== run 1 ==
Design CONV, start of the top module:
module CONV(
	input			clk,               
	input			reset,             
	output reg		busy,	            
	input			ready,	            
	output reg[11:0]	iaddr,            
	input signed[19:0]	idata,            
	output reg 	     cwr,              
	output reg[11:0] 	caddr_wr,         
	output reg[19:0] 	cdata_wr,         
	output reg	 crd,               
	output reg[11:0]	caddr_rd,         
	input	[19:0]		cdata_rd,         
	output reg[2:0] 	csel              
);
Settings: LEC_CHECK=0, ABC_AREA=1, CAP_MARGIN=20, CORE_ASPECT_RATIO=0.9, CORE_MARGIN=8, CORE_UTILIZATION=58, CTS_CLUSTER_DIAMETER=306, CTS_CLUSTER_SIZE=98, GPL_ROUTABILITY_DRIVEN=0, MAX_ROUTING_LAYER=met4, PLACE_DENSITY=0.51, SETUP_SLACK_MARGIN=2.57, SLEW_MARGIN=20, TNS_END_PERCENT=5; clock period 8.63 ns.
run.sh (not shown) runs the stock make flow with config.mk's settings and CLKGATE_MAP_FILE=.
Run 1 went all the way through the flow, and no timing, DRC or antenna check failed.
Relative to run 1, the following input files were edited for run 2:
# run 1
export LEC_CHECK = 0
export ABC_AREA = 1
export CAP_MARGIN = 20
export CORE_ASPECT_RATIO = 0.9
export CORE_MARGIN = 8
export CORE_UTILIZATION = 58
export CTS_CLUSTER_DIAMETER = 306
export CTS_CLUSTER_SIZE = 98
export GPL_ROUTABILITY_DRIVEN = 0
export MAX_ROUTING_LAYER = met4
export PLACE_DENSITY = 0.51
export SETUP_SLACK_MARGIN = 2.57
export SLEW_MARGIN = 20
export TNS_END_PERCENT = 5
create_clock -name core_clock -period 8.63 [get_ports {clk}]
# run 2
export LEC_CHECK = 0
export CAP_MARGIN = 20
export CORE_ASPECT_RATIO = 0.9
export CORE_MARGIN = 8
export CORE_UTILIZATION = 58
export CTS_CLUSTER_DIAMETER = 306
export CTS_CLUSTER_SIZE = 98
export GPL_ROUTABILITY_DRIVEN = 0
export MAX_ROUTING_LAYER = met4
export PLACE_DENSITY = 0.51
export SETUP_SLACK_MARGIN = 0.3
export SLEW_MARGIN = 20
export TNS_END_PERCENT = 5
create_clock -name core_clock -period 8.63 [get_ports {clk}]
The number of cells after detailed placement of run 2 falls short of that of run 1 by 16%.
Between run 2 and run 1, the footprint of the flip-flops and latches figures differ only marginally.
Global-route wire length before repair on run 2 is ahead of run 1.
Between run 1 and run 2, the flow reports area after synthesis decreasing by a few percent.
Run 2 ended up with a lower minimum setup slack after placement than run 1 did.
The lower synthesis area per yosys of run 1 and run 2 is in run 2.
Placed wire-length estimate after detailed placement came out lower on run 2 than on run 1.
Run 2 vs run 1 — effective utilization at floorplan rose 0.33 points.
The following lists how run 3 was set up differently from run 2:
# run 2
export LEC_CHECK = 0
export CAP_MARGIN = 20
export CORE_ASPECT_RATIO = 0.9
export CORE_MARGIN = 8
export CORE_UTILIZATION = 58
export CTS_CLUSTER_DIAMETER = 306
export CTS_CLUSTER_SIZE = 98
export GPL_ROUTABILITY_DRIVEN = 0
export MAX_ROUTING_LAYER = met4
export PLACE_DENSITY = 0.51
export SETUP_SLACK_MARGIN = 0.3
export SLEW_MARGIN = 20
export TNS_END_PERCENT = 5
create_clock -name core_clock -period 8.63 [get_ports {clk}]
# run 3
export LEC_CHECK = 0
export CAP_MARGIN = 20
export CORE_ASPECT_RATIO = 0.9
export CORE_MARGIN = 8
export CORE_UTILIZATION = 22
export CTS_CLUSTER_DIAMETER = 241
export GPL_ROUTABILITY_DRIVEN = 1
export GPL_TIMING_DRIVEN = 0
export MAX_ROUTING_LAYER = met4
export PLACE_DENSITY = 0.51
export SETUP_SLACK_MARGIN = 0.3
export SLEW_MARGIN = 0
export TNS_END_PERCENT = 5
create_clock -name core_clock -period 8.63 [get_ports {clk}]
### Flow results
- Looking only at count of cells resized by post-cts repair, and setting everything else aside, the higher value of run 2 and run 3 goes to run 3.
- Looking only at clock buffer count in the final layout, and setting everything else aside, the higher value of run 2 and run 3 goes to run 2.
- Run 3 vs run 2 — total met2 wirelength after detailed routing climbed by more than 10%
- Run 3 ended with less worst setup timing slack at the placement stage than run 2.
- Diff run 2 -> run 3: critical path depth flat; placed instance area up about 5%.
Input changes introduced in run 4 (baseline for comparison: run 3):
# run 3
export LEC_CHECK = 0
export CAP_MARGIN = 20
export CORE_ASPECT_RATIO = 0.9
export CORE_MARGIN = 8
export CORE_UTILIZATION = 22
export CTS_CLUSTER_DIAMETER = 241
export GPL_ROUTABILITY_DRIVEN = 1
export GPL_TIMING_DRIVEN = 0
export MAX_ROUTING_LAYER = met4
export PLACE_DENSITY = 0.51
export SETUP_SLACK_MARGIN = 0.3
export SLEW_MARGIN = 0
export TNS_END_PERCENT = 5
create_clock -name core_clock -period 8.63 [get_ports {clk}]
# run 4
export LEC_CHECK = 0
export CAP_MARGIN = 20
export CORE_ASPECT_RATIO = 0.9
export CORE_MARGIN = 2
export CORE_UTILIZATION = 72
export GPL_ROUTABILITY_DRIVEN = 1
export MAX_ROUTING_LAYER = met4
export PLACE_DENSITY = 0.36
export SETUP_SLACK_MARGIN = 1.32
export SLEW_MARGIN = 20
export TNS_END_PERCENT = 5
create_clock -name core_clock -period 7.76 [get_ports {clk}]
--- outcome ---
Every stage of run 4 finished as expected; the final checks, on the other hand, flagged setup timing, which means the layout fails. On worst setup slack after layout, the lower figure sits with run 4, not run 3. Changes observed in run 4 relative to run 3: maximum count of clock buffers along a single path held, sequential element share of the synthesized area comparable, number of gates given a new drive strength after cts now sits higher, cell area -1.9%, non-clock buffer area fraction after layout moved up.

== build 87 ==
Starting RTL as in the previous note.
// CONV
module CONV(
	input			clk,               
	input			reset,             
	output reg		busy,	            
	input			ready,	            
	output reg[11:0]	iaddr,            
	input signed[19:0]	idata,            
	output reg 	     cwr,              
	output reg[11:0] 	caddr_wr,         
	output reg[19:0] 	cdata_wr,         
	output reg	 crd,               
	output reg[11:0]	caddr_rd,         
	input	[19:0]		cdata_rd,         
	output reg[2:0] 	csel              
);
Settings: LEC_CHECK=0, ABC_AREA=1, CAP_MARGIN=20, CORE_ASPECT_RATIO=0.9, CORE_MARGIN=2, CORE_UTILIZATION=70, CTS_CLUSTER_SIZE=37, GPL_ROUTABILITY_DRIVEN=1, HOLD_SLACK_MARGIN=0.3, MAX_ROUTING_LAYER=met4, PLACE_DENSITY=0.51, SETUP_SLACK_MARGIN=0.3, SLEW_MARGIN=20, TNS_END_PERCENT=70; clock period 5.21 ns.
The final report for build 87 shows a completed flow and a layout that fails verification, specifically negative setup slack.
For build 55, these inputs were changed with respect to build 87:
- removing CTS_CLUSTER_SIZE (formerly 37)
- changing CORE_UTILIZATION from 70 to 68
- changing SETUP_SLACK_MARGIN from 0.3 to 1.52
- changing the clock period (ns, I/O delays scaled along) from 5.21 to 5.16
[summary]
After synthesis and placement, the instance count of build 55 is above that of build 87.
Complete run, failing final checks: build 55, reason negative setup slack.
The maximum frequency from static timing analysis in build 55 sits about 4% above the value recorded for build 87.
Taking build 87 as the reference, in build 55 via count normalized by instance count decreased 0.63.
Here is what was changed in the inputs of build 68 compared with build 55.
- a deleted GPL_ROUTABILITY_DRIVEN that had been 1
- a deleted CORE_ASPECT_RATIO that had been 0.9
- a deleted TNS_END_PERCENT that had been 70
- a change of HOLD_SLACK_MARGIN from 0.3 to -0.08
- a deleted PLACE_DENSITY that had been 0.51
- a deleted MAX_ROUTING_LAYER that had been met4
- a deleted ABC_AREA that had been 1
- a deleted SETUP_SLACK_MARGIN that had been 1.52
- a change of the clock period (ns, I/O delays scaled along) from 5.16 to 6.62
## What came out
- Status build 68: flow complete, layout not clean - negative setup slack
- The lower simple-gate share of the synthesized area of build 68 and build 55 is in build 68.
- Lower final-layout clock buffer total was reported by build 68, not build 55.
- Number of signal-net inverters in the final layout (build 55 / build 68): 1.4
- Of the two values seen for critical path capture point, conv_sum[20] was produced by build 55 and conv_sum[32] by build 68.
> inputs changed (build 68 -> build 88)
- changing CORE_UTILIZATION from 68 to 70
- removing HOLD_SLACK_MARGIN (formerly -0.08)
- setting SETUP_SLACK_MARGIN to 1.66 for the first time
- changing the clock period (ns, I/O delays scaled along) from 6.62 to 5.58
## What came out
- Build 88: complete, dirty (negative setup slack)
- Wire length ends up higher on build 88.
- The run showing the smaller number of search-and-repair iterations in the first detailed-routing pass is build 68.
- Build 88: placed cell count is 0.53% lower than what build 68 reported.
Inputs modified between build 88 and build 31:
- a deleted SETUP_SLACK_MARGIN that had been 1.66
- a change of CORE_UTILIZATION from 70 to 65
- a change of the clock period (ns, I/O delays scaled along) from 5.58 to 5.45
Results
- Nothing crashed in build 31 and all stages finished; the problem is that the final layout failed, the offending checks being negative setup slack.
- [compare] base=build 88 new=build 31: depth of the most critical reg-to-reg path saw an increase, sequential share of layout area closely matched the old numbers, maximum clock frequency went up by 8.7 MHz, final standard cell utilization of the core fell 5.9 points.
- On routed length per placed instance: build 31 sits below build 88.

The RTL this note starts from:
==> flow/design.v <==
module CONV(
	input			clk,               
	input			reset,             
	output reg		busy,	            
	input			ready,	            
	output reg[11:0]	iaddr,            
	input signed[19:0]	idata,            
	output reg 	     cwr,              
	output reg[11:0] 	caddr_wr,         
	output reg[19:0] 	cdata_wr,         
	output reg	 crd,               
	output reg[11:0]	caddr_rd,         
	input	[19:0]		cdata_rd,         
	output reg[2:0] 	csel              
);
parameter signed bias = 40'h0013100000;    
parameter signed K0_0 = 20'h0A89E;         
parameter signed K0_1 = 20'h092D5;         
parameter signed K0_2 = 20'h06D43;         
parameter signed K0_3 = 20'h01004;         
parameter signed K0_4 = 20'hF8F71;         
parameter signed K0_5 = 20'hF6E54;         
parameter signed K0_6 = 20'hFA6D7;         
parameter signed K0_7 = 20'hFC834;         
parameter signed K0_8 = 20'hFAC19;         
parameter IDLE       = 3'd0;    
parameter READ_CONV  = 3'd1;    
parameter WRITE_L0   = 3'd2;    
parameter DELAY1     = 3'd3;    
parameter READ_L0    = 3'd4;    
parameter WRITE_L1   = 3'd5;    
parameter DELAY2     = 3'd6;    
parameter FINISH     = 3'd7;    
reg [5:0] x, y, L1_x, L1_y;             
reg [3:0] counter_kdata, counter_kaddr;   
reg [2:0] counter_layer1;	            
reg [2:0] current_state, next_state;    
reg signed [19:0] Kernel;               
reg signed [39:0] conv_sum;             
reg signed [19:0] idata_tmp;            
wire signed [39:0] data_conv;
wire signed [19:0] conv_result;
assign data_conv = Kernel * idata_tmp;              
assign conv_result[19:0] = conv_sum[35:16] + conv_sum[15];   
always@(*) begin
	case(counter_kdata)
		4'd1: Kernel = K0_0;
		4'd2: Kernel = K0_1;
		4'd3: Kernel = K0_2;
		4'd4: Kernel = K0_3;
		4'd5: Kernel = K0_4;
		4'd6: Kernel = K0_5;
		4'd7: Kernel = K0_6;
		4'd8: Kernel = K0_7;
		4'd9: Kernel = K0_8;
		default: Kernel = 0;
	endcase
end
always@(posedge clk or posedge reset) begin
	if(reset) 
		current_state <= IDLE;
	else 
		current_state <= next_state;
end
always @(*) begin
	case (current_state)
		IDLE:       next_state = (ready) ? READ_CONV : IDLE;
		READ_CONV:  next_state = (counter_kdata == 4'd10) ? WRITE_L0 : READ_CONV;  
		WRITE_L0:   next_state = DELAY1;
		DELAY1:     next_state = (x == 6'd0 && y == 6'd0) ? READ_L0 : READ_CONV;
		READ_L0:    next_state = (counter_layer1 == 3'd4) ? WRITE_L1 : READ_L0;
		WRITE_L1:   next_state = DELAY2;
		DELAY2:     next_state = (L1_x == 6'd0 && L1_y == 6'd0) ? FINISH : READ_L0;
		FINISH:     next_state = FINISH;
		default:    next_state = IDLE;
	endcase
end
always@(posedge clk or posedge reset) begin
	if(reset) begin 
		iaddr <= 12'd0;
	end else if(current_state == READ_CONV) begin 
		case(counter_kaddr)
			4'd0: iaddr <= (y-1)*64 + x-1;
			4'd1: iaddr <= (y-1)*64 + x;
			4'd2: iaddr <= (y-1)*64 + x+1;
			4'd3: iaddr <= y*64 + x-1;
			4'd4: iaddr <= y*64 + x;		 
			4'd5: iaddr <= y*64 + x+1;		
			4'd6: iaddr <= (y+1)*64 + x-1;
			4'd7: iaddr <= (y+1)*64 + x;
			4'd8: iaddr <= (y+1)*64 + x+1;
			default: iaddr <= iaddr;
		endcase
	end
end
always@(posedge clk or posedge reset) begin
	if(reset) 
		counter_kaddr <= 4'd0;
	else if(current_state == READ_CONV) 
		counter_kaddr <= counter_kaddr + 4'd1;
	else 
		counter_kaddr <= counter_kaddr;
end
always@(posedge clk or posedge reset) begin
	if(reset) 
		idata_tmp <= 0;
	else if(current_state == READ_CONV) begin
		case(counter_kdata)
			4'd0: idata_tmp <= (x == 0 || y == 0) ? 20'd0 : idata;
			4'd1: idata_tmp <= (y == 0) ? 20'd0 : idata;
			4'd2: idata_tmp <= (x == 63 || y == 0) ? 20'd0 : idata;
			4'd3: idata_tmp <= (x == 0) ? 20'd0 : idata;
			4'd4: idata_tmp <= idata;
			4'd5: idata_tmp <= (x == 63) ? 20'd0 : idata;
			4'd6: idata_tmp <= (x == 0 || y == 63) ? 20'd0 : idata;
			4'd7: idata_tmp <= (y == 63) ? 20'd0 : idata;
			4'd8: idata_tmp <= (x == 63 || y == 63) ? 20'd0 : idata;
			default: idata_tmp <= idata_tmp;
		endcase
	end 
end
always@(posedge clk or posedge reset) begin
	if(reset) 
		conv_sum <= 40'd0;
	else if(current_state == READ_CONV) begin
		if(counter_kdata == 0) 
			conv_sum <= 40'd0;
		else if(counter_kdata == 10)     
			conv_sum <= conv_sum + bias;
		else  
			conv_sum <= conv_sum + data_conv;  
	end
end
always@(posedge clk or posedge reset) begin
	if(reset) 
		busy <= 0;
	else if(ready) 
		busy <= 1; 
	else if(current_state == FINISH) 
		busy <= 0;
end
always@(posedge clk or posedge reset) begin
	if(reset) 
		cwr <= 1'd0;
	else if(current_state == WRITE_L0 || current_state == WRITE_L1)
		cwr <= 1'd1;
	else 
		cwr <= 1'd0;
end
always@(posedge clk or posedge reset) begin
	if(reset) 
		crd <= 1'd0;
	else if(current_state == READ_L0) 
		crd <= 1'd1;
	else 
		crd <= 1'd0;
end
always@(posedge clk or posedge reset) begin
	if(reset) 
		csel <= 3'b000;
	else if(current_state == WRITE_L0) 
		csel <= 3'b001;
	else if(current_state == WRITE_L1) 
		csel <= 3'b011;
	else if(current_state == READ_L0) 
		csel <= 3'b001;
	else 
		csel <= csel;
end
always@(posedge clk or posedge reset) begin
	if(reset) 
		caddr_rd <= 12'd0;
	else if(current_state == READ_L0) begin
		case(counter_layer1)
			3'd0: caddr_rd <= L1_y*64 + L1_x;
			3'd1: caddr_rd <= L1_y*64 + L1_x+1;
			3'd2: caddr_rd <= (L1_y+1)*64 + L1_x;
			3'd3: caddr_rd <= (L1_y+1)*64 + L1_x+1;
		endcase 
	end
end
always@(posedge clk or posedge reset) begin
	if(reset) 
		caddr_wr <= 0;
	else if(current_state == WRITE_L0)  
		caddr_wr <= y * 64 + x; 
	else if(current_state == WRITE_L1)  
		caddr_wr <= (L1_y/2) * 32 + (L1_x/2);  
end
reg signed [19:0] current_max;
always@(posedge clk or posedge reset) begin
	if(reset) begin
		cdata_wr <= 20'd0;
		current_max <= 20'd0; 
	end else begin
		case(current_state)
			WRITE_L0:  
				cdata_wr <= (conv_sum[39]) ? 20'd0 : conv_result;
			READ_L0: begin				
				if(counter_layer1 == 3'd1) begin	 
					current_max <= cdata_rd; 		 
				end else begin
					current_max <= (cdata_rd > current_max) ? cdata_rd : current_max;
				end
			end
			WRITE_L1: begin
				cdata_wr <= current_max;
				current_max <= 20'h00000;  
			end
			default: begin
			end
		endcase
	end
end
always@(posedge clk or posedge reset) begin
	if(reset) begin
		x <= 6'd0; 
		y <= 6'd0;
	end else if(current_state == WRITE_L0) begin
		if(x == 6'd63) begin  
			x <= 6'd0;
			y <= y + 6'd1;
		end else begin
			x <= x + 6'd1;
		end
	end
end
always@(posedge clk or posedge reset) begin
	if(reset) begin
		L1_x <= 6'd0; 
		L1_y <= 6'd0;
	end else if(current_state == WRITE_L1) begin
		if(L1_x == 6'd62) begin
			L1_x <= 0;
			L1_y <= L1_y + 2;
		end else begin
			L1_x <= L1_x + 2;
		end
	end
end
always@(posedge clk or posedge reset) begin
	if(reset) 
		counter_kdata <= 4'd0;
	else 
		counter_kdata <= counter_kaddr;
end
always@(posedge clk or posedge reset) begin
	if(reset) 
		counter_layer1 <= 0;
	else if(current_state == READ_L0) 
		counter_layer1 <= counter_layer1 + 3'd1;
	else 
		counter_layer1 <= 0;
end
endmodule
==> flow/config.mk <==
export PLATFORM = sky130hd
export DESIGN_NAME = CONV
export DESIGN_NICKNAME = CONV
export VERILOG_FILES = /design/flow/design.v
export SDC_FILE = /design/flow/constraint.sdc
export NUM_CORES = 4
export LEC_CHECK = 0
export CAP_MARGIN = 5
export CORE_MARGIN = 2
export CORE_UTILIZATION = 70
export CTS_CLUSTER_SIZE = 37
export SLEW_MARGIN = 20
==> flow/constraint.sdc <==
create_clock -name core_clock -period 6.6 [get_ports {clk}]
set_input_delay 1.3200 -clock core_clock [delete_from_list [all_inputs] [get_ports {clk}]]
set_output_delay 1.3200 -clock core_clock [all_outputs]
set_load 0.01 [all_outputs]
The first run produced a layout that fails on negative setup slack.
==> next run, changes <==
CAP_MARGIN = 20   (was 5)
CTS_CLUSTER_SIZE = 100   (was 37)
clock period = 7.67 ns   (was 6.6 ns; I/O delays follow)
The changed run completed and failed the layout checks on negative setup slack.
Wire length came out lower by 12%.
Sequential share of layout area came out higher by 0.56 points.
First-iteration DRC count came out lower by 30%.
Non-clock buffer count came out lower by 134.
==> next run, changes <==
CTS_CLUSTER_SIZE = not set   (was 100)
HOLD_SLACK_MARGIN = -0.1   (was not set)
SETUP_SLACK_MARGIN = 1.6   (was not set)
clock period = 5.58 ns   (was 7.67 ns; I/O delays follow)
Effect:
- The changed run finished with negative setup slack left
- clock skew increases by 0.0068 ns
- sequential cell count is unchanged
- cell area is higher by 6.2%
- setup slack got worse by 2.8 ns
- die area is unchanged
- register-to-register slack is worse by 2.8 ns
